==> flow/design.v (excerpt) <==
module main(
    input clk,rst,start,
    input [3:0]ip,
    output reg [59:0]ans,
    output reg finish
    );
Size in the first run: roughly 2800 cells after synthesis, roughly 550 flip-flops, ~68 I/O pins, ~27000 µm² of cells after synthesis.
clock: 19.7 ns
lec_check: 0
abc_area: 1
cap_margin: 20
core_margin: 2
core_utilization: 68
cts_cluster_size: 51
slew_margin: 20
run.sh (not shown) runs the stock make flow with config.mk's settings and CLKGATE_MAP_FILE=.
The first run completed, yet does not pass: setup timing.
Edit:
--- a/flow/config.mk
+++ b/flow/config.mk
@@ -7,7 +7,8 @@
 export LEC_CHECK = 0
-export ABC_AREA = 1
 export CAP_MARGIN = 20
 export CORE_MARGIN = 2
-export CORE_UTILIZATION = 68
-export CTS_CLUSTER_SIZE = 51
+export CORE_UTILIZATION = 58
+export CTS_CLUSTER_SIZE = 14
+export SETUP_SLACK_MARGIN = 2.23
 export SLEW_MARGIN = 20
+export TNS_END_PERCENT = 5
==> flow/constraint.sdc (replaced) <==
create_clock -name core_clock -period 17.4 [get_ports {clk}]
set_input_delay 3.4800 -clock core_clock [delete_from_list [all_inputs] [get_ports {clk}]]
set_output_delay 3.4800 -clock core_clock [all_outputs]
set_load 0.01 [all_outputs]
Outcome: The changed run ran to the end with violations: setup timing. Worst setup slack gets worse by 3.3 ns. Clock skew increases by 0.0089 ns. Hold slack gets better by 0.013 ns. Critical path depth increases by 3.

* * *

Setup of nickel:
main again, from the RTL that the note above started with.
==> flow/design.v (excerpt) <==
module main(
    input clk,rst,start,
    input [3:0]ip,
    output reg [59:0]ans,
    output reg finish
    );
make LEC_CHECK=0 ABC_AREA=1 CAP_MARGIN=40 CORE_MARGIN=2 CORE_UTILIZATION=72 CTS_CLUSTER_DIAMETER=388 CTS_CLUSTER_SIZE=16 HOLD_SLACK_MARGIN=0.29 PLACE_DENSITY=0.42 SETUP_SLACK_MARGIN=-0.92 SLEW_MARGIN=20 finish   # period 13.5 ns
The flow for nickel finished, though final verification flagged setup timing.
### nickel -> sierra
Settings: removing ABC_AREA (formerly 1); changing CORE_UTILIZATION from 72 to 57; changing CAP_MARGIN from 40 to 20; removing CTS_CLUSTER_SIZE (formerly 16); removing CTS_CLUSTER_DIAMETER (formerly 388); removing SETUP_SLACK_MARGIN (formerly -0.92); removing PLACE_DENSITY (formerly 0.42); removing HOLD_SLACK_MARGIN (formerly 0.29); changing the clock period (ns, I/O delays scaled along) from 13.5 to 24.2.
==> results <==
FAIL: nickel; every other run in nickel and sierra is clean. | post-layout instance area | sierra vs nickel | about 1.2% lower |. Re total cell area reported by yosys after synthesis: sierra is about 2.8% down on nickel. Summary: with nickel as the reference, static leakage in sierra moved down by more than 10%.
## Diff of input files: pepper against sierra
Settings: a change of CORE_UTILIZATION from 57 to 40.
Findings:
Re final non-filler cell area: sierra was lower than pepper. When pepper is set beside sierra, its required time of the critical path turns out to be 20 ps larger. pepper vs sierra on routed length on met2: pepper is the higher one. Comparing pepper and sierra, the higher power consumed by the clock network was measured on pepper. As far as synthesized cell count goes, pepper and sierra are indistinguishable; the numbers are identical. Diff sierra -> pepper | HPWL reported at the end of detailed placement | increase of 1.6 mm.
Changes in amber relative to pepper:
Settings: PLACE_DENSITY_LB_ADDON newly set to 0.06; MAX_ROUTING_LAYER newly set to met4; CORE_UTILIZATION changed from 40 to 67; CORE_ASPECT_RATIO newly set to 1.29; CTS_CLUSTER_DIAMETER newly set to 326; CORE_MARGIN changed from 2 to 9; SETUP_SLACK_MARGIN newly set to 5.0; CAP_MARGIN changed from 20 to 10; CELL_PAD_IN_SITES_DETAIL_PLACEMENT newly set to 0; the clock period (ns, I/O delays scaled along) changed from 24.2 to 28.3.
- The part of the power in the clock network number comes out higher for pepper vs amber.
- Compared with pepper, in amber pre-CTS setup slack saw an increase; non-clock buffer count rose by 18%.

* * *

Setup of run 1:
The RTL this note starts from:
==> flow/design.v <==
`timescale 1ns / 1ps
module main(
    input clk,rst,start,
    input [3:0]ip,
    output reg [59:0]ans,
    output reg finish
    );
    parameter [6:0]addr_max=100;
    reg [59:0]max,adder;
    reg [3:0]bram[addr_max-1:0];
    reg [6:0]addr,index,index_max;
    reg [3:0]state;
    always @(posedge clk)
    begin
        if(rst)
        begin
            addr<=0;ans<=0;max<=0;
            index<=0;index_max<=addr_max-12;
            state<=0;
            finish<=1;
        end
        else 
        begin
            case(state)
            0:
            begin
                addr<=0;ans<=adder;max<=0;
                index<=0;index_max<=addr_max-12;
                if(start)
                begin
                    finish<=0;
                    state<=1;
                end
                else finish<=1;
            end
            1:
            begin
                if(addr>=addr_max)
                begin
                    state<=2;
                    addr<=0;
                end
                else 
                begin
                    bram[addr]<=ip;
                    addr<=addr+1;
                end
            end
            2:
            begin
                if(addr<=index_max) 
                begin
                    if(bram[addr]>max[3:0])
                    begin
                        index<=addr;    
                        max[3:0]<=bram[addr];
                    end
                    addr<=addr+1;
                end
                else
                begin
                    addr<=index+1;
                    if(index_max>=99)state<=0;
                    else 
                    begin
                        index_max<=index_max+1;       
                        max<=max<<4;
                    end
                end
            end
            endcase        
        end   
    end
    reg [15:0]c;
    wire [15:0]cin={c[15:1],1'b0};
    genvar i;
    generate 
        for(i=1;i<16;i=i+1)
        begin:bcd_adder
            always @(*)
            begin
                if(rst) 
                begin
                    adder[4*i-1:4*(i-1)]=0;
                    c[i]=0;
                end
                else if(cin[i-1]+max[4*i-1:4*(i-1)]+ans[4*i-1:4*(i-1)]>9)
                begin
                    adder[4*i-1:4*(i-1)]=cin[i-1]+ans[4*i-1:4*(i-1)]+max[4*i-1:4*(i-1)]-10;
                    c[i]=1;
                end
                else
                begin
                    adder[4*i-1:4*(i-1)]=cin[i-1]+ans[4*i-1:4*(i-1)]+max[4*i-1:4*(i-1)];
                    c[i]=0;
                end
            end
        end
    endgenerate
endmodule
clock: 25.0 ns
lec_check: 0
cap_margin: 20
core_margin: 4
core_utilization: 40
cts_cluster_size: 80
slew_margin: 25
Setup changes, run 1 to run 2
--- a/flow/config.mk
+++ b/flow/config.mk
@@ -7,6 +7,7 @@
 export LEC_CHECK = 0
 export CAP_MARGIN = 20
-export CORE_MARGIN = 4
-export CORE_UTILIZATION = 40
-export CTS_CLUSTER_SIZE = 80
-export SLEW_MARGIN = 25
+export CORE_MARGIN = 2
+export CORE_UTILIZATION = 56
+export CTS_CLUSTER_SIZE = 14
+export SETUP_SLACK_MARGIN = 2.23
+export SLEW_MARGIN = 20
==> flow/constraint.sdc <==
create_clock -name core_clock -period 18.4 [get_ports {clk}]
set_input_delay 3.6800 -clock core_clock [delete_from_list [all_inputs] [get_ports {clk}]]
set_output_delay 3.6800 -clock core_clock [all_outputs]
set_load 0.01 [all_outputs]
Notes after the runs:
The final report for run 2 shows a completed flow and a layout that fails verification, specifically setup timing. sky130_fd_sc_hd__fa_1 as the slowest stage cell on the critical path was reported by run 1, and sky130_fd_sc_hd__fa_2 by run 2. Run 2 vs run 1: largest voltage drop on the vdd net up in run 2. The estimated power of run 2 ends up higher than the estimate for run 1. Run 1 → run 2: cell area after layout higher; number of tapcells lower; worst hold margin roughly the same. Compared to run 1, run 2 has clock buffer count 20% lower.
### run 2 -> run 3
==> flow/config.mk <==
export PLATFORM = sky130hd
export DESIGN_NAME = main
export DESIGN_NICKNAME = main
export VERILOG_FILES = /design/flow/design.v
export SDC_FILE = /design/flow/constraint.sdc
export NUM_CORES = 4
export LEC_CHECK = 0
export ABC_AREA = 1
export CAP_MARGIN = 40
export CORE_MARGIN = 2
export CORE_UTILIZATION = 72
export CTS_CLUSTER_DIAMETER = 388
export CTS_CLUSTER_SIZE = 17
export HOLD_SLACK_MARGIN = 0.29
export PLACE_DENSITY_LB_ADDON = 0.13
export SETUP_SLACK_MARGIN = 3.58
export SLEW_MARGIN = 10
==> flow/constraint.sdc <==
create_clock -name core_clock -period 13.5 [get_ports {clk}]
set_input_delay 2.7000 -clock core_clock [delete_from_list [all_inputs] [get_ports {clk}]]
set_output_delay 2.7000 -clock core_clock [all_outputs]
set_load 0.01 [all_outputs]
--- outcome ---
Nothing crashed in run 3 and all stages finished; the problem is that the final layout failed, the offending checks being setup timing.
Sequential power was higher in run 3 than in run 2.
Diff run 2 and run 3: average size of a mapped cell lower in run 3
Higher area fraction in and, or, nand and nor cells after synthesis among run 2 and run 3: run 3
Clock share of power | run 3 below run 2
Run 3 vs run 2 — number of buffers other than clock buffers in the final layout dropped by a few percent
Global-route wire length before repair (higher): run 3
Relative to run 2, overall die width decreased by 23 µm in run 3.
Between run 2 and run 3, wire length on met2 is higher for run 3, run 2 comes in under that.
Setup changes, run 3 to run 4
--- a/flow/config.mk
+++ b/flow/config.mk
@@ -8,4 +8,5 @@
 export ABC_AREA = 1
 export CAP_MARGIN = 40
+export CORE_ASPECT_RATIO = 1.41
 export CORE_MARGIN = 2
 export CORE_UTILIZATION = 72
==> comparison <==
Completing all stages was not enough for run 4: its layout failed the final checks because of setup timing. [run 4 vs run 3] area share of buffers outside the clock network: lower in run 4. Cmp run 4 vs run 3: data arrival time of the worst path lower in run 4. Run 4: delay of the slowest cell on the worst path is 0.02 ns higher than what run 3 reported. Run 4 and run 3 ended up with roughly the same number of tap cells added at floorplan. Compared run 3 against run 4; switching share of power within noise. Run 4 ends up with a signed area change from the synthesized netlist to the final layout that is 1.1 points lower than in run 3. Finished layout cell area on run 4 is down relative to run 3. Compared run 4 vs run 3, and weighted congestion reported at the end of routability-driven placement is up in run 4. Of run 4 and run 3, it is run 4 that has the lower power consumption.
Power figures rest on the tool's default switching activity, not on a simulated workload.
